--- flow/design.v ---
module cordic #(parameter WIDTH = 32, ITER = 16)(
    input clk,
    input rst,
    input start,
    input mode,  
    input signed [WIDTH-1:0] x_in,
    input signed [WIDTH-1:0] y_in,
    input signed [WIDTH-1:0] z_in,
    output reg signed [WIDTH-1:0] x_out,
    output reg signed [WIDTH-1:0] y_out,
    output reg signed [WIDTH-1:0] z_out,
    output reg done
);
    localparam signed [WIDTH-1:0] K = 32'sd19898;   
    localparam IDLE = 2'd0, PROCESS = 2'd1, DONE = 2'd2;
    reg signed [WIDTH-1:0] x, y, z;
    reg [4:0] i;
    reg [1:0] state;
    reg mode_r;  
    function signed [WIDTH-1:0] atan_table;
        input [3:0] idx;
        case (idx)
            4'd0:  atan_table = 32'sd25736;
            4'd1:  atan_table = 32'sd15192;
            4'd2:  atan_table = 32'sd8027;
            4'd3:  atan_table = 32'sd4074;
            4'd4:  atan_table = 32'sd2045;
            4'd5:  atan_table = 32'sd1023;
            4'd6:  atan_table = 32'sd511;
            4'd7:  atan_table = 32'sd256;
            4'd8:  atan_table = 32'sd128;
            4'd9:  atan_table = 32'sd64;
            4'd10: atan_table = 32'sd32;
            4'd11: atan_table = 32'sd16;
            4'd12: atan_table = 32'sd8;
            4'd13: atan_table = 32'sd4;
            4'd14: atan_table = 32'sd2;
            default: atan_table = 32'sd1;
        endcase
    endfunction
    always @(posedge clk or posedge rst) begin
        if (rst) begin
            state <= IDLE;
            done <= 0;
            x <= 0; y <= 0; z <= 0;
            x_out <= 0; y_out <= 0; z_out <= 0;
            i <= 0;
            mode_r <= 0;
        end 
        else begin
            case (state)
                IDLE: begin
                    done <= 0;
                    if (start) begin
                        x <= mode ? x_in : K;
                        y <= mode ? y_in : 0;
                        z <= mode ? 0 : z_in;
                        mode_r <= mode;
                        i <= 0;
                        state <= PROCESS;
                    end
                end
                PROCESS: begin
                    if (i < ITER) begin
                        if ((mode_r == 0 && z >= 0) || (mode_r == 1 && y < 0)) begin
                            x <= x - (y >>> i);
                            y <= y + (x >>> i);
                            z <= z - atan_table(i[3:0]);
                        end 
                        else begin
                            x <= x + (y >>> i);
                            y <= y - (x >>> i);
                            z <= z + atan_table(i[3:0]);
                        end
                        i <= i + 1;
                    end 
                    else begin
                        x_out <= x;
                        y_out <= y;
                        z_out <= z;
                        done <= 1;
                        state <= DONE;
                    end
                end
                DONE: begin
                    done <= 0;      
                    state <= IDLE;   
                end
            endcase
        end
    end
endmodule
--- flow/config.mk ---
export PLATFORM = sky130hd
export DESIGN_NAME = cordic
export DESIGN_NICKNAME = cordic
export VERILOG_FILES = /design/flow/design.v
export SDC_FILE = /design/flow/constraint.sdc
export NUM_CORES = 4
export LEC_CHECK = 0
export ABC_AREA = 1
export CAP_MARGIN = 20
export CORE_MARGIN = 2
export CORE_UTILIZATION = 72
export PLACE_DENSITY_LB_ADDON = 0.19
export SETUP_SLACK_MARGIN = 1.42
export SLEW_MARGIN = 20
--- flow/constraint.sdc ---
create_clock -name core_clock -period 5.2 [get_ports {clk}]
set_input_delay 1.0400 -clock core_clock [delete_from_list [all_inputs] [get_ports {clk}]]
set_output_delay 1.0400 -clock core_clock [all_outputs]
set_load 0.01 [all_outputs]
--- flow/run.sh ---
#!/bin/bash
# the make line also repeats each setting of config.mk as NAME=value (left out here)
make -C /OpenROAD-flow-scripts/flow DESIGN_CONFIG=/design/flow/config.mk WORK_HOME=/design/flow/orfs CLKGATE_MAP_FILE= finish
==> results of run 1 <==
==> metrics by stage <==
| step | instance area [um^2] | hold slack (ns) | utilization [%] |
|---|---|---|---|
| 2_1_floorplan | 19400 | 0.436 | - |
| 3_3_place_gp | 21500 | 0.441 | 82.4 |
| 3_5_place_dp | 21500 | 0.465 | 82.4 |
| 4_1_cts | 24900 | 0.482 | 95.5 |
==> metal layers <==
metal	overflow	global-route usage, %
met4	156	89.5
met5	5	57.7
met2	284	101
met1	13	85.9
met3	13	74.7
==> what timing repair did <==
action                                  in CTS
buffers inserted                           128
pin swaps                                  124
endpoints found under the setup margin      80
cloned                                      13
hold buffers                                 0
resized                                    371
==> summary.txt, run 1 <==
run metrics: chip width=167 um, commonest cells in the netlist=868 x nand2_1, 341 x nand3_1, 290 x a21oi_1, Synth Cell Area=0.0191 mm^2, Post-DP HPWL=49.5 mm, clock net sink count=202, clk root buf=clkbuf_16, warnings from Yosys=1, chip area=0.0279 mm^2, Log Error=[ERROR GRT-0116] Global routing finished with congestion. Check the congestion regions in the DRC Viewer., core footprint=0.0261 mm^2, port bufs=196, synthesized netlist cell count=2960, Rows=59, Yosys chip area=0.0191 mm^2, Yosys Instances=2960, xor/xnor share=4.98%, Synth area leader=dfrtp_1, ys async rst share=100%, Chip Height=167 um, stopping stage=global routing, Adder Area Share=7.64%, Syn Nets=3175, GRT overflow=471, DP Worst Slack=0.275 ns, status=aborted with a tool error, mux share=0%, Clock Path Buffers=3, Basic Gates by Area=35.3%, Largest cells by area=dfrtp_1 26%, nand2_1 17%, nand3_1 8.9%, a21oi_1 7.6%, ha_1 7.3%, I/O pin count=197, main logic family after synthesis=simple AND/OR/NAND/NOR gates, Num CTS Buffers=23, FP Core Util=73.4%, Syn Area/Cell=6.46 um^2, aoi share=17.8%, Flops after synth=202, Synth top cell by count=nand2_1, placed insts=3394, Placer Congestion=1.13, Unique masters post-synth=61, CTS H-tree lvls=1, Top-area cell share=26.3%, main flop type=dfrtp_1, sequential fraction of the synthesis area=26.4%, flip-flops with a built-in enable=0, Tot GR Track Use=87.5%
==> run 2, diff against run 1 <==
ABC_AREA = default   (was 1)
CAP_MARGIN = 25   (was 20)
CELL_PAD_IN_SITES_DETAIL_PLACEMENT = 0   (was default)
CORE_ASPECT_RATIO = 0.89   (was default)
CTS_CLUSTER_SIZE = 86   (was default)
MAX_ROUTING_LAYER = met4   (was default)
PLACE_DENSITY_LB_ADDON = 0.27   (was 0.19)
SETUP_SLACK_MARGIN = 1.01   (was 1.42)
clock period = 7.1 ns   (was 5.2 ns; I/O delays follow)
==> run 2 against run 1 <==
Effect of this change:
- the run now finishes clean
- area after synthesis down 1.5%
- die area fell by 1.4%
- synthesized cell count down 29%
==> summary.txt, run 2 <==
fresh numbers from the pnr run: status=timing/DRC/antenna clean, Fillers=1248, Num CTS Buffers=21, Worst-path clk slew=0.07 ns, TNS Setup=0 ns, Placer Congestion=1.13, main flop type=dfrtp_1, Vias/cell=7.83, Flops after synth=202, CP required=7.51 ns, total wire length=73.8 mm, sequential fraction of the synthesis area=26.8%, Clock Skew=0.0219 ns, FF-to-FF setup slack=0.92 ns, Area growth syn-to-layout=19.5%, initial antenna violation count=1, CP Max Fanout=7, chip area=0.0275 mm^2, Tot GR Track Use=52.7%, Final ANT Viol Nets=0, crit path launch type=register, Tmin final=6.18 ns, largest net degree at the start of global routing=125, core footprint=0.0256 mm^2, fin nets=2465, mux share=18.6%, TritonCTS clock tree=built, Fin. Hold Viols=0, max-capacitance violation count=0, Crit. path cell count=22, Largest cells by area=dfrtp_1 27%, ha_1 7.4%, mux2_2 7.3%, mux4_2 6.9%, nor2_1 4.3%, Slew @ Worst Pin=1.10 ns, Yosys chip area=0.0189 mm^2, Pre-Repair DR Iteration Count=12, critical path type=register to register, WHS Endpoint=state[0], Yosys Instances=2087, critical path launch point=i[0], final cell count without fillers=2608, xor/xnor share=6.87%, RSZ-0062 raised after global routing=yes, Hold WC Path Type=register to register, Chip Height=157 um, CP Buf/Inv Count=3, Hold Path Cell Cnt=1, synthesized netlist cell count=2087, Rows=55, Synth top cell by count=nor2_1, clock net sink count=202, FF-to-FF Start=i[0], Synth Cell Area=0.0189 mm^2, FF-to-FF path depth=22, routed len/inst=28.3 um, Post-DP HPWL=46.7 mm, ys async rst share=100%, FP Core Util=73.7%, setup violators final=0, Unique masters post-synth=94, chip width=176 um, number of warnings in the stage logs=45, Cell Chain, Critical Path=buf_12, mux4_2, mux2i_1, nor2_1, nor3_2, ha_1, inv_1, or4_4, o21ai_0, xnor2_1, ha_1, and4_1, a221oi_2, o31ai_2, o31a_1, a211oi_2, a21oi_2, a21oi_2, buf_4, xnor2_1, a221oi_1, nor2_1, CP max stage delay=0.59 ns, vias in the first global route=19555, first-pass GRT wire length=110 mm, flip-flops with a built-in enable=0, via count=20418, CTS H-tree lvls=1, Setup crit end=y[27], Critical Path AT=6.59 ns, Iter 0 DRT Violations=3638, Synth area leader=dfrtp_1, Crit. End Element=register, aoi share=21.7%, DP Worst Slack=0.307 ns, Slew Limit Fails=0, capturing point of the worst reg2reg path=y[27], Syn Nets=2302, CP delay by family, top=AND-OR/OR-AND gates, post-layout util=88.0%, HP Start=state[1], relative slew slack=26.6%, commonest cells in the netlist=214 x nor2_1, 201 x dfrtp_1, 187 x nand2_1, clk root buf=clkbuf_16, port bufs=196, Adder Area Share=7.75%, main logic family after synthesis=AND-OR/OR-AND gates, post-layout period usage=87.0%, placed insts=2528, GRT overflow=0, warnings from Yosys=1, Top-area cell share=26.7%, Syn Area/Cell=9.04 um^2, Basic Gates by Area=14.1%, fmax=0.162 GHz, DRC=0, worst skew pair latency=0.54 ns, I/O pin count=197, Clock Path Buffers=3, Final Worst Setup Slack=0.920 ns, Slowest-stage cell, CP=or4_4, CTS Hold Bufs=0
-- run 2: layout make-up --
class / instances / area (um^2) / area share, %
sequential: 202 / 5070 / 22.5
clock buffer: 29 / 626 / 2.78
inverter: 43 / 176 / 0.783
clock inverter: 7 / 160 / 0.711
timing repair buffer: 271 / 2690 / 11.9
timing repair inverter: 1 / 5.00 / 0.0222
antenna: 3 / 7.51 / 0.0333
tap: 342 / 428 / 1.90
multi-input combinational: 1710 / 13400 / 59.4
-- run 2: stage by stage --
step           area, um^2  hold WS, ns
5_1_grt             22500        0.521
6_report            22500        0.486
3_3_place_gp        21000        0.447
3_5_place_dp        21000        0.458
4_1_cts             22000        0.483
2_1_floorplan       18900        0.437
-- run 2: repair_timing --
action | in CTS | in global routing
gates cloned | 1 | 1
buffers inserted | 13 | 26
pin swaps | 2 | 13
resized | 17 | 63
setup endpoints to repair | 40 | 38
-- run 2: metal layers --
metal	track usage [%]	part of all wire, %	vias up
met3	19.6	16	727
met1	62.6	33	9434
met4	31.3	8.9	0
met2	76.9	42	2119
li1	-	-	8138
met5	-	0	-
==> run 3, diff against run 2 <==
CAP_MARGIN = 20   (was 25)
CELL_PAD_IN_SITES_DETAIL_PLACEMENT = default   (was 0)
CORE_ASPECT_RATIO = default   (was 0.89)
CORE_UTILIZATION = 66   (was 72)
CTS_CLUSTER_DIAMETER = 346   (was default)
CTS_CLUSTER_SIZE = 95   (was 86)
MAX_ROUTING_LAYER = default   (was met4)
PLACE_DENSITY = 0.37   (was default)
PLACE_DENSITY_LB_ADDON = default   (was 0.27)
SETUP_SLACK_MARGIN = default   (was 1.01)
clock period = 5.15 ns   (was 7.1 ns; I/O delays follow)
==> run 3 against run 2 <==
Effect of this change:
- the run now fails in global routing
- area after synthesis did not move
- die area increased by 8.9%
- synthesized cell count unchanged
==> summary.txt, run 3 <==
run metrics: status=aborted with a tool error, stopping stage=global routing, Log Error=[ERROR GRT-0232] Routing congestion too high. Check the congestion heatmap in the GUI., Top-area cell share=26.7%, chip width=173 um, DP Worst Slack=-0.614 ns, Basic Gates by Area=14.1%, chip area=0.0299 mm^2, commonest cells in the netlist=214 x nor2_1, 201 x dfrtp_1, 187 x nand2_1, main logic family after synthesis=AND-OR/OR-AND gates, FP Core Util=67.5%, Placer Congestion=1.22, Yosys chip area=0.0189 mm^2, Synth Cell Area=0.0189 mm^2, ys async rst share=100%, aoi share=21.7%, Syn Area/Cell=9.04 um^2, core footprint=0.0279 mm^2, placed insts=2964, Placed Area=0.0242 mm^2, clock net sink count=202, synthesized netlist cell count=2087, flip-flops with a built-in enable=0, Post-DP HPWL=53.6 mm, warnings from Yosys=1, Chip Height=173 um, I/O pin count=197, Flops after synth=202, sequential fraction of the synthesis area=26.8%, Clock Path Buffers=3, xor/xnor share=6.87%, main flop type=dfrtp_1, Synth area leader=dfrtp_1, Largest cells by area=dfrtp_1 27%, ha_1 7.4%, mux2_2 7.3%, mux4_2 6.9%, nor2_1 4.3%, Syn Nets=2302, Adder Area Share=7.75%, clk root buf=clkbuf_16, Rows=61, mux share=18.6%, port bufs=196, Synth top cell by count=nor2_1, CTS H-tree lvls=1, Unique masters post-synth=94, Tot GR Track Use=78.2%, Yosys Instances=2087, Num CTS Buffers=6, GRT overflow=128
## run 3: routing by layer
| layer | GRT usage [%] | overflow |
|---|---|---|
| met1 | 78.4 | 10 |
| met2 | 93.8 | 60 |
| met3 | 64.5 | 6 |
| met4 | 75.0 | 51 |
| met5 | 40.1 | 1 |
## run 3: metrics by stage
stage / hold slack (ns) / setup TNS (ns) / utilization [%]
floorplan: 0.437 / -2.46 / -
global placement: 0.454 / -6.64 / 86.6
detailed placement: 0.472 / -12.41 / 86.6
CTS: 0.521 / -3.78 / 91.1
## run 3: what timing repair did
item                       in CTS
hold buffers                    0
hold endpoints to repair        0
pin swaps                      79
resized                       169
setup endpoints to repair      44
setup buffers                  43
gates cloned                    1
==> run 4, diff against run 3 <==
ABC_AREA = 1   (was default)
CELL_PAD_IN_SITES_DETAIL_PLACEMENT = 2   (was default)
CORE_MARGIN = 3   (was 2)
CORE_UTILIZATION = 63   (was 66)
CTS_CLUSTER_DIAMETER = 197   (was 346)
CTS_CLUSTER_SIZE = default   (was 95)
GPL_ROUTABILITY_DRIVEN = 1   (was default)
GPL_TIMING_DRIVEN = 0   (was default)
HOLD_SLACK_MARGIN = 0.08   (was default)
MAX_ROUTING_LAYER = met5   (was default)
MIN_ROUTING_LAYER = met1   (was default)
PLACE_DENSITY = default   (was 0.37)
PLACE_DENSITY_LB_ADDON = 0.04   (was default)
TNS_END_PERCENT = 35   (was default)
clock period = 4.31 ns   (was 5.15 ns; I/O delays follow)
==> run 4 against run 3 <==
Effect of this change:
- the flow stops in detailed placement
- synthesized cell count grew 42%
- die area grew 8.6%
- area after synthesis grew 1.5%
==> summary.txt, run 4 <==
run metrics: Flops after synth=202, Unique masters post-synth=61, main logic family after synthesis=simple AND/OR/NAND/NOR gates, sequential fraction of the synthesis area=26.4%, I/O pin count=197, synthesized netlist cell count=2960, Rows=63, Largest cells by area=dfrtp_1 26%, nand2_1 17%, nand3_1 8.9%, a21oi_1 7.6%, ha_1 7.3%, Yosys chip area=0.0191 mm^2, flip-flops with a built-in enable=0, Syn Nets=3175, Synth Cell Area=0.0191 mm^2, Top-area cell share=26.3%, Placer Congestion=1.31, chip width=180 um, stopping stage=detailed placement, core footprint=0.0298 mm^2, chip area=0.0325 mm^2, Synth area leader=dfrtp_1, Chip Height=180 um, Basic Gates by Area=35.3%, Synth top cell by count=nand2_1, Adder Area Share=7.64%, commonest cells in the netlist=868 x nand2_1, 341 x nand3_1, 290 x a21oi_1, Syn Area/Cell=6.46 um^2, Yosys Instances=2960, FP Core Util=64.2%, xor/xnor share=4.98%, aoi share=17.8%, status=aborted with a tool error, ys async rst share=100%, mux share=0%, warnings from Yosys=1, Log Error=[ERROR DPL-0033] detailed placement checks failed during check placement., port bufs=196, main flop type=dfrtp_1
[run 4: through the flow]
stage	hold slack [ns]	setup TNS, ns
after global placement	0.450	-167.24
after floorplan	0.436	0
==> run 5, diff against run 4 <==
ABC_AREA = default   (was 1)
CELL_PAD_IN_SITES_DETAIL_PLACEMENT = default   (was 2)
CORE_ASPECT_RATIO = 0.91   (was default)
CORE_MARGIN = 2   (was 3)
CORE_UTILIZATION = 72   (was 63)
CTS_CLUSTER_DIAMETER = 93   (was 197)
CTS_CLUSTER_SIZE = 79   (was default)
GPL_ROUTABILITY_DRIVEN = default   (was 1)
GPL_TIMING_DRIVEN = default   (was 0)
HOLD_SLACK_MARGIN = default   (was 0.08)
MAX_ROUTING_LAYER = default   (was met5)
MIN_ROUTING_LAYER = default   (was met1)
PLACE_DENSITY_LB_ADDON = 0.0   (was 0.04)
SETUP_SLACK_MARGIN = 0.49   (was default)
TNS_END_PERCENT = default   (was 35)
clock period = 5.9 ns   (was 4.31 ns; I/O delays follow)
==> run 5 against run 4 <==
Effect of this change:
- the run fails in global routing
- area after synthesis decreased by 1.5%
- die area is 15% lower
- synthesized cell count decreased by 29%
==> summary.txt, run 5 <==
run metrics: status=aborted with a tool error, stopping stage=global routing, main flop type=dfrtp_1, Flops after synth=202, Num CTS Buffers=11, Synth top cell by count=nor2_1, Adder Area Share=7.75%, Rows=56, I/O pin count=197, Post-DP HPWL=46.7 mm, clock net sink count=202, Syn Area/Cell=9.04 um^2, Basic Gates by Area=14.1%, Clock Path Buffers=3, Yosys chip area=0.0189 mm^2, xor/xnor share=6.87%, port bufs=196, FP Core Util=73.1%, Top-area cell share=26.7%, aoi share=21.7%, sequential fraction of the synthesis area=26.8%, Synth Cell Area=0.0189 mm^2, CTS H-tree lvls=1, main logic family after synthesis=AND-OR/OR-AND gates, Yosys Instances=2087, Placed Area=0.0215 mm^2, core footprint=0.0258 mm^2, CTS Hold Bufs=0, clk root buf=clkbuf_16, DP Worst Slack=-0.203 ns, Chip Height=158 um, warnings from Yosys=1, Placer Congestion=1.25, synthesized netlist cell count=2087, mux share=18.6%, chip width=174 um, ys async rst share=100%, Syn Nets=2302, chip area=0.0275 mm^2, commonest cells in the netlist=214 x nor2_1, 201 x dfrtp_1, 187 x nand2_1, Unique masters post-synth=94, Synth area leader=dfrtp_1, flip-flops with a built-in enable=0, Largest cells by area=dfrtp_1 27%, ha_1 7.4%, mux2_2 7.3%, mux4_2 6.9%, nor2_1 4.3%
[run 5: timing repair]
item                       4_1_cts
pin swaps                       45
buffers inserted                58
resized                         82
setup endpoints to repair       34
cloned                           2
[run 5: stage by stage]
stage / TNS [ns] / std cells / utilization, %
after CTS: 0 / 2655 / 87.9
after detailed placement: -0.446 / 2578 / 83.2
after global placement: 0 / 2578 / 83.2
after floorplan: 0 / 2087 / -
==> run 6, diff against run 5 <==
ABC_AREA = 0   (was default)
CELL_PAD_IN_SITES_DETAIL_PLACEMENT = 0   (was default)
CORE_ASPECT_RATIO = default   (was 0.91)
CORE_MARGIN = 8   (was 2)
CORE_UTILIZATION = 40   (was 72)
CTS_CLUSTER_DIAMETER = 183   (was 93)
CTS_CLUSTER_SIZE = default   (was 79)
GPL_ROUTABILITY_DRIVEN = 1   (was default)
GPL_TIMING_DRIVEN = 1   (was default)
MAX_ROUTING_LAYER = met4   (was default)
PLACE_DENSITY_LB_ADDON = 0.26   (was 0.0)
SETUP_SLACK_MARGIN = default   (was 0.49)
SLEW_MARGIN = 35   (was 20)
TNS_END_PERCENT = 100   (was default)
clock period = 4.64 ns   (was 5.9 ns; I/O delays follow)
==> run 6 against run 5 <==
Effect of this change:
- the layout now fails its checks (negative setup slack)
- area after synthesis did not move
- die area rose by 98%
- synthesized cell count is the same
==> summary.txt, run 6 <==
fresh numbers from the pnr run: RSZ-0062 raised after global routing=yes, aoi share=21.7%, Area growth syn-to-layout=54.9%, CP delay by family, top=AND-OR/OR-AND gates, routed len/inst=23.7 um, Clock Skew=0.0179 ns, Fin. Hold Viols=0, Post-DP HPWL=65.8 mm, Critical Path AT=6.07 ns, FF-to-FF setup slack=-0.99 ns, Tot GR Track Use=30.6%, FF-to-FF Start=i[0], Yosys chip area=0.0189 mm^2, Top-area cell share=26.7%, I/O pin count=197, capturing point of the worst reg2reg path=y[31], GRT overflow=0, critical path type=register to register, warnings from Yosys=1, Iter 0 DRT Violations=1445, WHS Endpoint=z_out[28], sequential fraction of the synthesis area=26.8%, Setup crit end=y[31], Vias/cell=5.80, Synth area leader=dfrtp_1, Syn Nets=2302, Placer Congestion=0.997, xor/xnor share=6.87%, Crit. End Element=register, Yosys Instances=2087, commonest cells in the netlist=214 x nor2_1, 201 x dfrtp_1, 187 x nand2_1, Flops after synth=202, Fillers=3906, Crit. path cell count=23, fin nets=3133, status=finished with violations, chip width=233 um, Basic Gates by Area=14.1%, total wire length=84.0 mm, Pre-Repair DR Iteration Count=5, via count=20563, Rows=79, flip-flops with a built-in enable=0, crit path launch type=register, Slew Limit Fails=0, layout check faults=negative setup slack, core footprint=0.0466 mm^2, Hold Path Cell Cnt=1, CP required=5.08 ns, Cell Chain, Critical Path=clkbuf_16, mux4_2, mux2i_4, o22ai_2, nor3_2, buf_4, nand2_4, or4_4, nor3_4, nor2_2, xor2_1, ha_1, and4_4, a221oi_4, o31ai_2, o31a_1, a211oi_2, a21oi_2, a21oi_2, o221ai_1, a21oi_1, xnor2_1, o21ai_1, port bufs=196, CTS Hold Bufs=0, largest net degree at the start of global routing=89, Adder Area Share=7.75%, TritonCTS clock tree=built, chip area=0.0543 mm^2, post-layout util=62.7%, Syn Area/Cell=9.04 um^2, synthesized netlist cell count=2087, FP Core Util=40.5%, fmax=0.178 GHz, relative slew slack=42.3%, Hold WC Path Type=register to register, HP Start=z_out[28], Chip Height=233 um, Worst path most repeated cell=a21oi_2, CTS H-tree lvls=1, Num CTS Buffers=27, Synth top cell by count=nor2_1, Synth Cell Area=0.0189 mm^2, Tmin final=5.63 ns, setup violators final=63, post-layout period usage=121%, CP max stage delay=0.57 ns, worst skew pair latency=0.57 ns, Final ANT Viol Nets=0, vias in the first global route=20860, main flop type=dfrtp_1, Clock Path Buffers=3, number of warnings in the stage logs=42, clk root buf=clkbuf_16, clock net sink count=202, CP Buf/Inv Count=2, TNS Setup=-34.40 ns, initial antenna violation count=1, main logic family after synthesis=AND-OR/OR-AND gates, Slew @ Worst Pin=0.865 ns, Worst-path clk slew=0.07 ns, ys async rst share=100%, critical path launch point=i[0], Final Worst Setup Slack=-0.987 ns, DRC=0, Slowest-stage cell, CP=or4_4, max-capacitance violation count=0, first-pass GRT wire length=126 mm, CP Max Fanout=8, FF-to-FF path depth=23, Unique masters post-synth=94, mux share=18.6%, Largest cells by area=dfrtp_1 27%, ha_1 7.4%, mux2_2 7.3%, mux4_2 6.9%, nor2_1 4.3%
==> run 6: repair_timing <==
item / 4_1_cts / 5_1_grt
buffers inserted: 16 / 40
pin swaps: 32 / 135
gates cloned: 2 / 1
setup endpoints to repair: 63 / 68
gates resized: 157 / 133
hold endpoints to repair: 0 / 0
==> run 6: metrics by stage <==
stage          area (um^2)  hold WS, ns  setup slack (ns)  instances
2_1_floorplan        19100        0.437            -0.818       2087
3_3_place_gp         26600        0.464             -1.00       3443
3_5_place_dp         26600        0.481             -1.12       3443
4_1_cts              28300        0.506            -0.900       3511
5_1_grt              29200        0.511             -1.15       3547
6_report             29200        0.502            -0.987       3547
==> run 6: metal layers <==
metal	up-vias	GRT usage, %	share of wire, %
li1	9481	-	-
met1	10286	38.1	42
met2	651	51.9	49
met3	145	3.72	5.0
met4	0	8.72	3.5
met5	-	-	0
==> run 6: layout make-up <==
class | instances | area (um^2) | share of cell area [%]
multi-input cells | 1710 | 14400 | 49.2
repair buffers | 934 | 7930 | 27.2
flip-flops and latches | 202 | 5070 | 17.3
well taps | 607 | 759 | 2.60
clock buffers | 30 | 697 | 2.39
clock inverters | 20 | 216 | 0.741
inverters | 43 | 169 | 0.578
diodes | 1 | 2.50 | 0.00857
==> run 7, diff against run 6 <==
ABC_AREA = default   (was 0)
CAP_MARGIN = 25   (was 20)
CORE_ASPECT_RATIO = 0.89   (was default)
CORE_MARGIN = 2   (was 8)
CORE_UTILIZATION = 72   (was 40)
CTS_CLUSTER_DIAMETER = default   (was 183)
CTS_CLUSTER_SIZE = 86   (was default)
GPL_ROUTABILITY_DRIVEN = default   (was 1)
GPL_TIMING_DRIVEN = default   (was 1)
PLACE_DENSITY_LB_ADDON = 0.27   (was 0.26)
SETUP_SLACK_MARGIN = 1.01   (was default)
SLEW_MARGIN = 20   (was 35)
TNS_END_PERCENT = 5   (was 100)
clock period = 6.28 ns   (was 4.64 ns; I/O delays follow)
==> run 7 against run 6 <==
Effect of this change:
- the run now fails in global routing
- synthesized cell count unchanged
- die area decreased by 49%
- area after synthesis unchanged
==> summary.txt, run 7 <==
run metrics: Adder Area Share=7.75%, clk root buf=clkbuf_16, xor/xnor share=6.87%, FP Core Util=73.7%, Flops after synth=202, I/O pin count=197, Yosys Instances=2087, chip area=0.0275 mm^2, port bufs=196, Largest cells by area=dfrtp_1 27%, ha_1 7.4%, mux2_2 7.3%, mux4_2 6.9%, nor2_1 4.3%, warnings from Yosys=1, Placed Area=0.0213 mm^2, main flop type=dfrtp_1, Rows=55, Tot GR Track Use=78.9%, clock net sink count=202, ys async rst share=100%, CTS H-tree lvls=1, Synth top cell by count=nor2_1, status=aborted with a tool error, Post-DP HPWL=47.3 mm, core footprint=0.0256 mm^2, Synth area leader=dfrtp_1, stopping stage=global routing, commonest cells in the netlist=214 x nor2_1, 201 x dfrtp_1, 187 x nand2_1, Placer Congestion=1.24, Synth Cell Area=0.0189 mm^2, Unique masters post-synth=94, mux share=18.6%, aoi share=21.7%, flip-flops with a built-in enable=0, Yosys chip area=0.0189 mm^2, Num CTS Buffers=22, Top-area cell share=26.7%, Syn Area/Cell=9.04 um^2, Syn Nets=2302, DP Worst Slack=-0.250 ns, Clock Path Buffers=3, chip width=176 um, sequential fraction of the synthesis area=26.8%, main logic family after synthesis=AND-OR/OR-AND gates, placed insts=2575, Log Error=[ERROR GRT-0232] Routing congestion too high. Check the congestion heatmap in the GUI., Basic Gates by Area=14.1%, synthesized netlist cell count=2087, GRT overflow=76, Chip Height=157 um
[run 7: repair_timing]
item | in CTS
gates cloned | 3
endpoints found under the setup margin | 60
resized | 123
pin swaps | 59
buffers inserted | 73
hold buffers | 0
[run 7: metal layers]
metal	GRT overflow	GRT usage [%]
met5	-	-
met4	28	72.0
met3	7	68.0
met2	37	92.5
met1	4	77.3
==> run 8, diff against run 7 <==
CTS_CLUSTER_SIZE = 33   (was 86)
SETUP_SLACK_MARGIN = -0.41   (was 1.01)
TNS_END_PERCENT = default   (was 5)
clock period = 5.29 ns   (was 6.28 ns; I/O delays follow)
==> run 8 against run 7 <==
Effect of this change:
- the flow again stops in global routing
- area after synthesis did not move
- die area unchanged
- synthesized cell count unchanged
==> summary.txt, run 8 <==
run metrics: status=aborted with a tool error, stopping stage=global routing, Log Error=[ERROR GRT-0116] Global routing finished with congestion. Check the congestion regions in the DRC Viewer., I/O pin count=197, clock net sink count=202, Largest cells by area=dfrtp_1 27%, ha_1 7.4%, mux2_2 7.3%, mux4_2 6.9%, nor2_1 4.3%, Adder Area Share=7.75%, Yosys Instances=2087, port bufs=196, warnings from Yosys=1, Yosys chip area=0.0189 mm^2, Synth Cell Area=0.0189 mm^2, mux share=18.6%, Top-area cell share=26.7%, main logic family after synthesis=AND-OR/OR-AND gates, chip width=176 um, Placer Congestion=1.23, FP Core Util=73.7%, Syn Nets=2302, Synth top cell by count=nor2_1, Chip Height=157 um, chip area=0.0275 mm^2, Rows=55, Post-DP HPWL=56.0 mm, ys async rst share=100%, placed insts=2796, Num CTS Buffers=23, commonest cells in the netlist=214 x nor2_1, 201 x dfrtp_1, 187 x nand2_1, sequential fraction of the synthesis area=26.8%, CTS Hold Bufs=0, GRT overflow=324, Basic Gates by Area=14.1%, Synth area leader=dfrtp_1, Flops after synth=202, CTS H-tree lvls=1, core footprint=0.0256 mm^2, flip-flops with a built-in enable=0, DP Worst Slack=-0.487 ns, Tot GR Track Use=88.6%, clk root buf=clkbuf_16, Syn Area/Cell=9.04 um^2, xor/xnor share=6.87%, aoi share=21.7%, Unique masters post-synth=94, main flop type=dfrtp_1, synthesized netlist cell count=2087, Clock Path Buffers=3
-- run 8: layer usage --
layer	GRT overflow	GRT usage (%)
met5	-	-
met4	120	87.7
met3	45	79.6
met2	109	97.9
met1	50	86.9
-- run 8: stage by stage --
step | TNS [ns] | area [um^2]
4_1_cts | -9.60 | 24000
3_5_place_dp | -6.89 | 23100
3_3_place_gp | -0.478 | 23100
2_1_floorplan | -3.37 | 18900
-- run 8: what timing repair did --
item,CTS
gates cloned,2
pin swaps,5
resized,30
buffers inserted,3
endpoints found under the setup margin,24
==> run 9, diff against run 8 <==
CAP_MARGIN = 20   (was 25)
CELL_PAD_IN_SITES_DETAIL_PLACEMENT = default   (was 0)
CORE_ASPECT_RATIO = default   (was 0.89)
CORE_UTILIZATION = 40   (was 72)
CTS_CLUSTER_SIZE = default   (was 33)
MAX_ROUTING_LAYER = default   (was met4)
PLACE_DENSITY_LB_ADDON = default   (was 0.27)
SETUP_SLACK_MARGIN = default   (was -0.41)
clock period = 4.73 ns   (was 5.29 ns; I/O delays follow)
==> run 9 against run 8 <==
Effect of this change:
- die area is 78% higher
- synthesized cell count stayed put
- area after synthesis stayed put
- now fails the layout checks on negative setup slack
==> summary.txt, run 9 <==
fresh numbers from the pnr run: aoi share=21.7%, commonest cells in the netlist=214 x nor2_1, 201 x dfrtp_1, 187 x nand2_1, Critical Path AT=6.09 ns, Worst-path clk slew=0.07 ns, Unique masters post-synth=94, synthesized netlist cell count=2087, Synth Cell Area=0.0189 mm^2, Post-DP HPWL=65.3 mm, flip-flops with a built-in enable=0, Placer Congestion=0.959, max-capacitance violation count=0, main logic family after synthesis=AND-OR/OR-AND gates, Setup crit end=y[31], Yosys Instances=2087, warnings from Yosys=1, Basic Gates by Area=14.1%, via count=20729, GRT overflow=0, total wire length=84.3 mm, Hold Slack=0.484 ns, Slowest-stage cell, CP=or4_4, setup violators final=56, core footprint=0.0466 mm^2, status=finished with violations, CTS Hold Bufs=0, Clock Skew=0.0363 ns, crit path launch type=register, main flop type=dfrtp_1, Fin. Hold Viols=0, critical path type=register to register, Area growth syn-to-layout=56.5%, DRC=0, number of warnings in the stage logs=42, clk root buf=clkbuf_16, FF-to-FF Start=i[0], CP max stage delay=0.57 ns, CTS H-tree lvls=1, CP delay by family, top=AND-OR/OR-AND gates, Slew Limit Fails=0, Crit. End Element=register, largest net degree at the start of global routing=71, CP Max Fanout=7, vias in the first global route=21233, xor/xnor share=6.87%, Adder Area Share=7.75%, Num CTS Buffers=26, chip area=0.0489 mm^2, I/O pin count=197, fin nets=3158, Yosys chip area=0.0189 mm^2, critical path launch point=i[0], Synth area leader=dfrtp_1, final cell count without fillers=3570, Clock Path Buffers=3, Hold WC Path Type=register to register, port bufs=196, post-layout period usage=120%, Syn Nets=2302, worst skew pair latency=0.58 ns, chip width=221 um, routed len/inst=23.6 um, WHS Endpoint=x_out[0], CP Buf/Inv Count=4, Final Worst Setup Slack=-0.932 ns, HP Start=x_out[0], mux share=18.6%, Synth top cell by count=nor2_1, ys async rst share=100%, first-pass GRT wire length=126 mm, placed insts=3429, Worst path most repeated cell=a21oi_2, Flops after synth=202, fmax=0.177 GHz, TritonCTS clock tree=built, Final ANT Viol Nets=0, Chip Height=221 um, post-layout util=63.4%, FF-to-FF setup slack=-0.93 ns, Crit. path cell count=25, FF-to-FF path depth=25, FP Core Util=40.5%, capturing point of the worst reg2reg path=y[31], Iter 0 DRT Violations=1448, layout check faults=negative setup slack, DP Worst Slack=-1.30 ns, initial antenna violation count=1, CP required=5.16 ns, Hold Path Cell Cnt=2, RSZ-0062 raised after global routing=yes, Syn Area/Cell=9.04 um^2, Slew @ Worst Pin=0.923 ns, Pre-Repair DR Iteration Count=5, sequential fraction of the synthesis area=26.8%, Top-area cell share=26.7%, Tot GR Track Use=33.2%, Tmin final=5.66 ns, relative slew slack=38.4%, Largest cells by area=dfrtp_1 27%, ha_1 7.4%, mux2_2 7.3%, mux4_2 6.9%, nor2_1 4.3%, Vias/cell=5.81, clock net sink count=202, Rows=79
run 9: area by class of cell:
class,count,area (um^2)
antenna,1,2.50
clock buffer,33,738
clock inverter,14,141
fill,3948,17100
inverter,43,169
multi-input combinational,1710,14500
sequential,202,5070
tap,607,759
timing repair buffer,960,8080
run 9: timing repair:
item                       4_1_cts  5_1_grt
setup endpoints to repair       62       68
gates resized                  219      120
setup buffers                   59       39
gates cloned                     3        1
pin swaps                      119      120
run 9: per-layer routing:
| metal | share of wire (%) | global-route usage (%) |
|---|---|---|
| met1 | 41 | 42.0 |
| met2 | 49 | 56.9 |
| met5 | 0 | 0 |
| met3 | 6.7 | 6.28 |
| met4 | 3.7 | 10.8 |
run 9: metrics by stage:
step                      area, um^2  TNS [ns]
final                          29500    -28.63
after global routing           29500    -41.17
after CTS                      28700    -24.17
after detailed placement       26400    -35.98
after global placement         26400    -34.71
after floorplan                19100    -15.19
==> run 10, diff against run 9 <==
CAP_MARGIN = 0   (was 20)
CELL_PAD_IN_SITES_DETAIL_PLACEMENT = 0   (was default)
CORE_ASPECT_RATIO = 0.89   (was default)
CORE_UTILIZATION = 72   (was 40)
CTS_CLUSTER_SIZE = 86   (was default)
HOLD_SLACK_MARGIN = -0.09   (was default)
MAX_ROUTING_LAYER = met4   (was default)
PLACE_DENSITY_LB_ADDON = 0.27   (was default)
SETUP_SLACK_MARGIN = 1.01   (was default)
clock period = 6.71 ns   (was 4.73 ns; I/O delays follow)
==> run 10 against run 9 <==
Effect of this change:
- the run now fails in global routing
- die area down 44%
- synthesized cell count unchanged
- area after synthesis unchanged
==> summary.txt, run 10 <==
run metrics: chip area=0.0275 mm^2, commonest cells in the netlist=214 x nor2_1, 201 x dfrtp_1, 187 x nand2_1, core footprint=0.0256 mm^2, mux share=18.6%, clock net sink count=202, clk root buf=clkbuf_16, main logic family after synthesis=AND-OR/OR-AND gates, stopping stage=global routing, CTS Hold Bufs=0, ys async rst share=100%, Synth top cell by count=nor2_1, CTS H-tree lvls=1, Placer Congestion=1.24, sequential fraction of the synthesis area=26.8%, Syn Area/Cell=9.04 um^2, aoi share=21.7%, Post-DP HPWL=44.4 mm, Chip Height=157 um, Synth area leader=dfrtp_1, Yosys chip area=0.0189 mm^2, Rows=55, chip width=176 um, Synth Cell Area=0.0189 mm^2, Basic Gates by Area=14.1%, Unique masters post-synth=94, synthesized netlist cell count=2087, warnings from Yosys=1, Yosys Instances=2087, Largest cells by area=dfrtp_1 27%, ha_1 7.4%, mux2_2 7.3%, mux4_2 6.9%, nor2_1 4.3%, Num CTS Buffers=22, main flop type=dfrtp_1, Flops after synth=202, I/O pin count=197, FP Core Util=73.7%, flip-flops with a built-in enable=0, Top-area cell share=26.7%, Syn Nets=2302, placed insts=2533, status=aborted with a tool error, port bufs=196, xor/xnor share=6.87%, Adder Area Share=7.75%, Clock Path Buffers=3
run 10: metrics by stage:
step	utilization [%]	worst slack [ns]	hold WS (ns)	cell area [um^2]
4_1_cts	86.0	1.01	0.474	22000
3_5_place_dp	82.3	0.275	0.460	21100
3_3_place_gp	82.3	0.505	0.450	21100
2_1_floorplan	-	1.04	0.437	18900
run 10: repair_timing:
item | CTS
pin swaps | 3
resized | 29
setup buffers | 12
endpoints found under the setup margin | 42
cloned | 1
endpoints found under the hold margin | 0
==> run 11, diff against run 10 <==
ABC_AREA = 1   (was default)
CAP_MARGIN = 20   (was 0)
CELL_PAD_IN_SITES_DETAIL_PLACEMENT = default   (was 0)
CORE_ASPECT_RATIO = 0.5   (was 0.89)
CTS_CLUSTER_DIAMETER = 388   (was default)
CTS_CLUSTER_SIZE = 97   (was 86)
HOLD_SLACK_MARGIN = 0.29   (was -0.09)
MAX_ROUTING_LAYER = default   (was met4)
PLACE_DENSITY = 0.42   (was default)
PLACE_DENSITY_LB_ADDON = default   (was 0.27)
SETUP_SLACK_MARGIN = default   (was 1.01)
TNS_END_PERCENT = 5   (was default)
clock period = 3.77 ns   (was 6.71 ns; I/O delays follow)
==> run 11 against run 10 <==
Effect of this change:
- the run fails in detailed placement
- area after synthesis grew 1.5%
- synthesized cell count is 42% higher
- die area rose by 1.7%
==> summary.txt, run 11 <==
run metrics: Synth top cell by count=nand2_1, Adder Area Share=7.64%, ys async rst share=100%, Largest cells by area=dfrtp_1 26%, nand2_1 17%, nand3_1 8.9%, a21oi_1 7.6%, ha_1 7.3%, Log Error=[ERROR DPL-0033] detailed placement checks failed during check placement., I/O pin count=197, flip-flops with a built-in enable=0, sequential fraction of the synthesis area=26.4%, Yosys Instances=2960, port bufs=196, Chip Height=119 um, synthesized netlist cell count=2960, FP Core Util=72.8%, chip width=235 um, Unique masters post-synth=61, Basic Gates by Area=35.3%, stopping stage=detailed placement, commonest cells in the netlist=868 x nand2_1, 341 x nand3_1, 290 x a21oi_1, aoi share=17.8%, main flop type=dfrtp_1, mux share=0%, Syn Area/Cell=6.46 um^2, Yosys chip area=0.0191 mm^2, Syn Nets=3175, xor/xnor share=4.98%, warnings from Yosys=1, Rows=42, core footprint=0.0263 mm^2, chip area=0.0280 mm^2, main logic family after synthesis=simple AND/OR/NAND/NOR gates, Synth area leader=dfrtp_1, Placer Congestion=1.23, Synth Cell Area=0.0191 mm^2, Flops after synth=202, Top-area cell share=26.3%, status=aborted with a tool error
==> run 12, diff against run 11 <==
ABC_AREA = default   (was 1)
CORE_ASPECT_RATIO = 0.92   (was 0.5)
CORE_UTILIZATION = 70   (was 72)
CTS_CLUSTER_DIAMETER = 213   (was 388)
CTS_CLUSTER_SIZE = 54   (was 97)
HOLD_SLACK_MARGIN = default   (was 0.29)
PLACE_DENSITY = default   (was 0.42)
SETUP_SLACK_MARGIN = -0.38   (was default)
TNS_END_PERCENT = default   (was 5)
clock period = 4.57 ns   (was 3.77 ns; I/O delays follow)
==> run 12 against run 11 <==
Effect of this change:
- the run fails in clock tree synthesis
- synthesized cell count shrank 29%
- area after synthesis fell by 1.5%
- die area grew 1.0%
==> summary.txt, run 12 <==
run metrics: status=aborted with a tool error, stopping stage=clock tree synthesis, Log Error=[ERROR DPL-0038] Utilization greater than 100%, impossible to legalize, Unique masters post-synth=94, Post-DP HPWL=67.3 mm, Syn Nets=2302, warnings from Yosys=1, Top-area cell share=26.7%, aoi share=21.7%, Rows=57, commonest cells in the netlist=214 x nor2_1, 201 x dfrtp_1, 187 x nand2_1, Syn Area/Cell=9.04 um^2, Yosys Instances=2087, chip width=175 um, Chip Height=161 um, Flops after synth=202, Synth top cell by count=nor2_1, xor/xnor share=6.87%, flip-flops with a built-in enable=0, FP Core Util=71.3%, Basic Gates by Area=14.1%, Placer Congestion=1.25, Yosys chip area=0.0189 mm^2, main flop type=dfrtp_1, synthesized netlist cell count=2087, sequential fraction of the synthesis area=26.8%, DP Worst Slack=-1.39 ns, core footprint=0.0265 mm^2, port bufs=196, Largest cells by area=dfrtp_1 27%, ha_1 7.4%, mux2_2 7.3%, mux4_2 6.9%, nor2_1 4.3%, Synth area leader=dfrtp_1, Adder Area Share=7.75%, Synth Cell Area=0.0189 mm^2, I/O pin count=197, ys async rst share=100%, chip area=0.0283 mm^2, main logic family after synthesis=AND-OR/OR-AND gates, mux share=18.6%
==> run 12: per-stage QoR <==
step                cell area, um^2  instances  util, %
floorplan                     19000       2087        -
global placement              25200       3071     95.4
detailed placement            25200       3071     95.4
==> run 13, diff against run 12 <==
CORE_ASPECT_RATIO = default   (was 0.92)
CORE_UTILIZATION = 40   (was 70)
CTS_CLUSTER_DIAMETER = default   (was 213)
CTS_CLUSTER_SIZE = default   (was 54)
SETUP_SLACK_MARGIN = 0.15   (was -0.38)
clock period = 6.68 ns   (was 4.57 ns; I/O delays follow)
==> run 13 against run 12 <==
Effect of this change:
- now clean on timing, DRC and antenna
- area after synthesis did not move
- synthesized cell count stayed put
- die area is 73% higher
==> summary.txt, run 13 <==
fresh numbers from the pnr run: status=timing/DRC/antenna clean, Slew Limit Fails=0, Vias/cell=6.12, largest net degree at the start of global routing=98, Crit. path cell count=25, worst skew pair latency=0.57 ns, Iter 0 DRT Violations=1630, I/O pin count=197, initial antenna violation count=0, Tmin final=6.15 ns, Critical Path AT=6.64 ns, Syn Area/Cell=9.04 um^2, FF-to-FF path depth=25, routed len/inst=23.9 um, relative slew slack=32.9%, Syn Nets=2302, number of warnings in the stage logs=39, chip area=0.0489 mm^2, synthesized netlist cell count=2087, Chip Height=221 um, capturing point of the worst reg2reg path=x[30], clock net sink count=202, xor/xnor share=6.87%, CP Buf/Inv Count=2, diode count=0, TritonCTS clock tree=built, CTS H-tree lvls=1, Clock Path Buffers=3, via count=17649, Final ANT Viol Nets=0, Hold Path Cell Cnt=1, critical path launch point=i[0], aoi share=21.7%, post-layout period usage=92.1%, mux share=18.6%, Pre-Repair DR Iteration Count=6, crit path launch type=register, HP Start=state[1], Fin. Hold Viols=0, Largest cells by area=dfrtp_1 27%, ha_1 7.4%, mux2_2 7.3%, mux4_2 6.9%, nor2_1 4.3%, FP Core Util=40.5%, TNS Setup=0 ns, core footprint=0.0466 mm^2, FF-to-FF Start=i[0], main logic family after synthesis=AND-OR/OR-AND gates, Slowest-stage cell, CP=mux4_2, CP Max Fanout=37, Clock Skew=0.0124 ns, critical path type=register to register, Adder Area Share=7.75%, setup violators final=0, Hold Slack=0.480 ns, chip width=221 um, Fillers=4418, Placer Congestion=1.02, Basic Gates by Area=14.1%, sequential fraction of the synthesis area=26.8%, port bufs=196, RSZ-0062 raised after global routing=no, Worst-path clk slew=0.06 ns, max-capacitance violation count=0, Yosys chip area=0.0189 mm^2, flip-flops with a built-in enable=0, clk root buf=clkbuf_16, Yosys Instances=2087, commonest cells in the netlist=214 x nor2_1, 201 x dfrtp_1, 187 x nand2_1, main flop type=dfrtp_1, CP required=7.16 ns, first-pass GRT wire length=106 mm, Top-area cell share=26.7%, Unique masters post-synth=94, vias in the first global route=17449, Tot GR Track Use=27.5%, Synth area leader=dfrtp_1, fin nets=2473, Num CTS Buffers=24, Slew @ Worst Pin=1.00 ns, Hold WC Path Type=register to register, Flops after synth=202, Setup crit end=x[30], WHS Endpoint=state[0], GRT overflow=0, total wire length=68.9 mm, DRC=0, Crit. End Element=register, fmax=0.162 GHz, CTS Hold Bufs=0, FF-to-FF setup slack=0.53 ns, Synth Cell Area=0.0189 mm^2, Synth top cell by count=nor2_1, CP max stage delay=0.63 ns, Rows=79, Post-DP HPWL=52.3 mm, CP delay by family, top=AND-OR/OR-AND gates, warnings from Yosys=1, Area growth syn-to-layout=20.2%, ys async rst share=100%
[run 13: metrics by stage]
step / instances / area, um^2 / setup slack, ns / util (%)
5_1_grt: 2883 / 22700 / 0.179 / 48.7
6_report: 2883 / 22700 / 0.525 / 48.7
3_5_place_dp: 2838 / 21700 / 0.456 / 46.6
4_1_cts: 2882 / 22600 / 0.377 / 48.6
3_3_place_gp: 2838 / 21700 / 0.568 / 46.6
2_1_floorplan: 2087 / 18900 / 0.633 / -
[run 13: area by class of cell]
class	count	area, um^2	share of cell area, %
Clock buffer	32	701	3.09
Clock inverter	12	204	0.900
Inverter	43	169	0.746
Multi-Input combinational cell	1710	13100	57.8
Sequential cell	202	5070	22.4
Tap cell	607	759	3.35
Timing Repair Buffer	277	2670	11.8
[run 13: repair_timing]
action / 4_1_cts / 5_1_grt
buffers inserted: 0 / 1
resized: 0 / 7
endpoints found under the setup margin: 0 / 8
[run 13: layer usage]
metal | up-vias | share of wire [%] | global-route usage, %
met1 | 8744 | 44 | 37.9
met5 | - | 0 | 0
li1 | 8151 | - | -
met2 | 649 | 48 | 45.5
met3 | 105 | 5.7 | 3.13
met4 | 0 | 3.1 | 7.92
==> run 14, diff against run 13 <==
CORE_UTILIZATION = 70   (was 40)
CTS_CLUSTER_DIAMETER = 213   (was default)
CTS_CLUSTER_SIZE = 54   (was default)
SETUP_SLACK_MARGIN = 0.8   (was 0.15)
TNS_END_PERCENT = 5   (was default)
clock period = 5.46 ns   (was 6.68 ns; I/O delays follow)
==> run 14 against run 13 <==
Effect of this change:
- the flow now stops in global routing
- area after synthesis did not move
- synthesized cell count unchanged
- die area shrank 42%
==> summary.txt, run 14 <==
run metrics: Placer Congestion=1.19, port bufs=196, Chip Height=168 um, commonest cells in the netlist=214 x nor2_1, 201 x dfrtp_1, 187 x nand2_1, chip width=168 um, Largest cells by area=dfrtp_1 27%, ha_1 7.4%, mux2_2 7.3%, mux4_2 6.9%, nor2_1 4.3%, warnings from Yosys=1, Tot GR Track Use=75.4%, CTS Hold Bufs=0, Adder Area Share=7.75%, Clock Path Buffers=3, main flop type=dfrtp_1, Yosys Instances=2087, Rows=60, sequential fraction of the synthesis area=26.8%, Log Error=[ERROR GRT-0116] Global routing finished with congestion. Check the congestion regions in the DRC Viewer., status=aborted with a tool error, FP Core Util=70.6%, xor/xnor share=6.87%, Unique masters post-synth=94, stopping stage=global routing, Syn Area/Cell=9.04 um^2, Yosys chip area=0.0189 mm^2, Placed Area=0.0238 mm^2, I/O pin count=197, ys async rst share=100%, synthesized netlist cell count=2087, GRT overflow=18, core footprint=0.0267 mm^2, mux share=18.6%, aoi share=21.7%, Num CTS Buffers=7, Synth area leader=dfrtp_1, Flops after synth=202, main logic family after synthesis=AND-OR/OR-AND gates, Top-area cell share=26.7%, flip-flops with a built-in enable=0, Post-DP HPWL=54.7 mm, Synth top cell by count=nor2_1, clk root buf=clkbuf_16, CTS H-tree lvls=1, Syn Nets=2302, clock net sink count=202, Basic Gates by Area=14.1%, chip area=0.0283 mm^2, Synth Cell Area=0.0189 mm^2
## run 14: repair_timing
| item | 4_1_cts |
|---|---|
| pin swaps | 114 |
| gates resized | 173 |
| gates cloned | 3 |
| buffers inserted | 30 |
| setup endpoints to repair | 72 |
## run 14: per-layer routing
layer / overflow / global-route usage [%]
met4: 8 / 69.0
met5: 0 / 39.8
met2: 6 / 92.6
met1: 0 / 74.4
met3: 4 / 63.2
## run 14: per-stage QoR
step | setup WS, ns | util (%) | instances | hold WS [ns]
after global placement | -0.420 | 89.2 | 2907 | 0.466
after CTS | -0.128 | 93.7 | 2949 | 0.519
after detailed placement | -0.749 | 89.2 | 2907 | 0.480
after floorplan | -0.587 | - | 2087 | 0.437
==> run 15, diff against run 14 <==
ABC_AREA = 1   (was default)
CAP_MARGIN = 25   (was 20)
CELL_PAD_IN_SITES_DETAIL_PLACEMENT = 0   (was default)
CORE_UTILIZATION = 72   (was 70)
CTS_CLUSTER_DIAMETER = default   (was 213)
CTS_CLUSTER_SIZE = default   (was 54)
MAX_ROUTING_LAYER = met5   (was default)
PLACE_DENSITY = 0.35   (was default)
SETUP_SLACK_MARGIN = default   (was 0.8)
TNS_END_PERCENT = default   (was 5)
clock period = 3.98 ns   (was 5.46 ns; I/O delays follow)
==> run 15 against run 14 <==
Effect of this change:
- the run fails in detailed placement
- die area fell by 1.3%
- synthesized cell count rose by 42%
- area after synthesis is 1.5% higher
==> summary.txt, run 15 <==
run metrics: commonest cells in the netlist=868 x nand2_1, 341 x nand3_1, 290 x a21oi_1, Adder Area Share=7.64%, mux share=0%, Flops after synth=202, Yosys chip area=0.0191 mm^2, Yosys Instances=2960, Placer Congestion=1.14, Synth top cell by count=nand2_1, Basic Gates by Area=35.3%, chip area=0.0279 mm^2, Unique masters post-synth=61, Chip Height=167 um, ys async rst share=100%, Rows=59, I/O pin count=197, sequential fraction of the synthesis area=26.4%, warnings from Yosys=1, Synth Cell Area=0.0191 mm^2, Syn Area/Cell=6.46 um^2, FP Core Util=73.4%, Synth area leader=dfrtp_1, chip width=167 um, Top-area cell share=26.3%, flip-flops with a built-in enable=0, Syn Nets=3175, main logic family after synthesis=simple AND/OR/NAND/NOR gates, Largest cells by area=dfrtp_1 26%, nand2_1 17%, nand3_1 8.9%, a21oi_1 7.6%, ha_1 7.3%, aoi share=17.8%, Log Error=[ERROR DPL-0033] detailed placement checks failed during check placement., status=aborted with a tool error, port bufs=196, xor/xnor share=4.98%, stopping stage=detailed placement, core footprint=0.0261 mm^2, synthesized netlist cell count=2960, main flop type=dfrtp_1
run 15: metrics by stage:
step	cell area, um^2
after floorplan	19200
after global placement	24700
==> run 16, diff against run 15 <==
PLACE_DENSITY = default   (was 0.35)
clock period = 4.8 ns   (was 3.98 ns; I/O delays follow)
==> run 16 against run 15 <==
Effect of this change:
- the layout now fails its checks (negative setup slack)
- area after synthesis is the same
- synthesized cell count did not move
- die area stayed put
==> summary.txt, run 16 <==
fresh numbers from the pnr run: critical path launch point=i[0], Setup crit end=x[28], fin nets=3334, Pre-Repair DR Iteration Count=22, Post-DP HPWL=49.5 mm, Top-area cell share=26.3%, Worst path most repeated cell=nand2_1, Hold WC Path Type=register to register, FF-to-FF Start=i[0], commonest cells in the netlist=868 x nand2_1, 341 x nand3_1, 290 x a21oi_1, Final ANT Viol Nets=0, warnings from Yosys=1, FP Core Util=73.4%, Basic Gates by Area=35.3%, post-layout period usage=105%, Synth Cell Area=0.0191 mm^2, CP Buf/Inv Count=4, Iter 0 DRT Violations=4712, setup violators final=15, Syn Area/Cell=6.46 um^2, GRT overflow=0, Slowest-stage cell, CP=a221oi_2, critical path type=register to register, Critical Path AT=5.51 ns, flip-flops with a built-in enable=0, worst skew pair latency=0.55 ns, Yosys Instances=2960, Slew Limit Fails=0, aoi share=17.8%, DP Worst Slack=-0.125 ns, via count=24085, CP max stage delay=0.51 ns, Yosys chip area=0.0191 mm^2, Crit. path cell count=29, main logic family after synthesis=simple AND/OR/NAND/NOR gates, initial antenna violation count=1, sequential fraction of the synthesis area=26.4%, Tot GR Track Use=47.5%, CP Max Fanout=19, CTS H-tree lvls=1, fmax=0.198 GHz, Syn Nets=3175, capturing point of the worst reg2reg path=x[28], CP delay by family, top=simple AND/OR/NAND/NOR gates, vias in the first global route=21609, ys async rst share=100%, Num CTS Buffers=22, Fin. Hold Viols=0, Unique masters post-synth=61, xor/xnor share=4.98%, Flops after synth=202, Clock Skew=0.0258 ns, main flop type=dfrtp_1, DRC=0, number of warnings in the stage logs=43, I/O pin count=197, Largest cells by area=dfrtp_1 26%, nand2_1 17%, nand3_1 8.9%, a21oi_1 7.6%, ha_1 7.3%, first-pass GRT wire length=109 mm, Synth top cell by count=nand2_1, chip area=0.0279 mm^2, layout check faults=negative setup slack, post-layout util=88.5%, fin area=0.0231 mm^2, Placed Area=0.0214 mm^2, status=finished with violations, core footprint=0.0261 mm^2, Rows=59, Crit. End Element=register, Area growth syn-to-layout=20.5%, Synth area leader=dfrtp_1, crit path launch type=register, Vias/cell=6.95, FF-to-FF path depth=29, relative slew slack=34.7%, HP Start=x_out[25], Worst-path clk slew=0.06 ns, TritonCTS clock tree=built, Adder Area Share=7.64%, Slew @ Worst Pin=0.979 ns, Chip Height=167 um, routed len/inst=21.7 um, clock net sink count=202, Hold Path Cell Cnt=2, FF-to-FF setup slack=-0.26 ns, Fillers=1377, Clock Path Buffers=3, Final Worst Setup Slack=-0.256 ns, largest net degree at the start of global routing=91, WHS Endpoint=x_out[25], Placer Congestion=1.15, port bufs=196, chip width=167 um, RSZ-0062 raised after global routing=yes, CTS Hold Bufs=0, CP required=5.25 ns, mux share=0%, clk root buf=clkbuf_16, total wire length=75.3 mm, synthesized netlist cell count=2960, max-capacitance violation count=0, Tmin final=5.06 ns
run 16: what timing repair did:
item	4_1_cts	5_1_grt
setup endpoints to repair	10	59
gates cloned	0	1
resized	10	157
hold endpoints to repair	0	0
buffers inserted	1	19
pin swaps	1	45
run 16: area by class of cell:
cell class / instances / area [um^2] / share of cell area [%]
clock buffer: 25 / 582 / 2.52
timing repair buffer: 270 / 2720 / 11.8
multi-input combinational: 2396 / 13200 / 57.4
tap: 335 / 419 / 1.82
sequential: 202 / 5060 / 22.0
clock inverter: 11 / 163 / 0.706
antenna: 1 / 2.50 / 0.0109
inverter: 227 / 867 / 3.76
run 16: stage by stage:
stage | TNS (ns) | cells | hold slack (ns)
global placement | 0 | 3408 | 0.448
detailed placement | -0.253 | 3408 | 0.465
global route | -9.15 | 3466 | 0.506
finish | -1.43 | 3467 | 0.480
CTS | 0 | 3445 | 0.481
floorplan | 0 | 2960 | 0.436
run 16: per-layer routing:
metal / routed length [um] / vias to the layer above / global-route usage, %
met4: 6970 / 0 / 28.1
met2: 31900 / 2515 / 74.7
met5: 0 / - / 0
met1: 24500 / 10642 / 61.1
li1: - / 10202 / -
met3: 11800 / 726 / 9.27
==> run 17, diff against run 16 <==
ABC_AREA = 0   (was 1)
CELL_PAD_IN_SITES_DETAIL_PLACEMENT = 1   (was 0)
CELL_PAD_IN_SITES_GLOBAL_PLACEMENT = 3   (was default)
CORE_UTILIZATION = 48   (was 72)
CTS_CLUSTER_DIAMETER = 67   (was default)
GPL_ROUTABILITY_DRIVEN = 0   (was default)
MAX_ROUTING_LAYER = met4   (was met5)
PLACE_DENSITY_LB_ADDON = 0.2   (was default)
TNS_END_PERCENT = 65   (was default)
clock period = 7.1 ns   (was 4.8 ns; I/O delays follow)
==> run 17 against run 16 <==
Effect of this change:
- the run now fails in global placement without I/O
- area after synthesis fell by 1.5%
- synthesized cell count decreased by 29%
- die area increased by 47%
==> summary.txt, run 17 <==
run metrics: Syn Nets=2302, Flops after synth=202, Log Error=[ERROR FLW-0024] Place density exceeds 1.0 (current PLACE_DENSITY_LB_ADDON =  0.2). Please check if the value of  PLACE_DENSITY_LB_ADDON is between 0 and 0.99., Rows=72, synthesized netlist cell count=2087, stopping stage=global placement without I/O, Adder Area Share=7.75%, ys async rst share=100%, Syn Area/Cell=9.04 um^2, main logic family after synthesis=AND-OR/OR-AND gates, Basic Gates by Area=14.1%, Synth Cell Area=0.0189 mm^2, core footprint=0.0387 mm^2, Yosys Instances=2087, xor/xnor share=6.87%, sequential fraction of the synthesis area=26.8%, chip area=0.0409 mm^2, Largest cells by area=dfrtp_1 27%, ha_1 7.4%, mux2_2 7.3%, mux4_2 6.9%, nor2_1 4.3%, main flop type=dfrtp_1, Synth top cell by count=nor2_1, status=aborted with a tool error, Yosys chip area=0.0189 mm^2, chip width=202 um, mux share=18.6%, warnings from Yosys=1, Synth area leader=dfrtp_1, commonest cells in the netlist=214 x nor2_1, 201 x dfrtp_1, 187 x nand2_1, Unique masters post-synth=94, FP Core Util=48.7%, Chip Height=202 um, aoi share=21.7%, Top-area cell share=26.7%, flip-flops with a built-in enable=0
==> run 18, diff against run 17 <==
CELL_PAD_IN_SITES_DETAIL_PLACEMENT = 0   (was 1)
CORE_ASPECT_RATIO = 1.92   (was default)
CORE_MARGIN = 10   (was 2)
GPL_TIMING_DRIVEN = 0   (was default)
SLEW_MARGIN = 30   (was 20)
==> run 18 against run 17 <==
Effect of this change:
- the flow again stops in global placement without I/O
- synthesized cell count stayed put
- area after synthesis stayed put
- die area rose by 17%
==> summary.txt, run 18 <==
run metrics: Basic Gates by Area=14.1%, commonest cells in the netlist=214 x nor2_1, 201 x dfrtp_1, 187 x nand2_1, Adder Area Share=7.75%, sequential fraction of the synthesis area=26.8%, mux share=18.6%, stopping stage=global placement without I/O, Yosys Instances=2087, Top-area cell share=26.7%, Rows=100, core footprint=0.0388 mm^2, Flops after synth=202, chip width=163 um, Chip Height=295 um, Syn Nets=2302, Synth area leader=dfrtp_1, Syn Area/Cell=9.04 um^2, Unique masters post-synth=94, main flop type=dfrtp_1, ys async rst share=100%, Largest cells by area=dfrtp_1 27%, ha_1 7.4%, mux2_2 7.3%, mux4_2 6.9%, nor2_1 4.3%, chip area=0.0480 mm^2, FP Core Util=48.6%, xor/xnor share=6.87%, main logic family after synthesis=AND-OR/OR-AND gates, Log Error=[ERROR FLW-0024] Place density exceeds 1.0 (current PLACE_DENSITY_LB_ADDON =  0.2). Please check if the value of  PLACE_DENSITY_LB_ADDON is between 0 and 0.99., synthesized netlist cell count=2087, Yosys chip area=0.0189 mm^2, warnings from Yosys=1, Synth top cell by count=nor2_1, flip-flops with a built-in enable=0, status=aborted with a tool error, aoi share=21.7%, Synth Cell Area=0.0189 mm^2
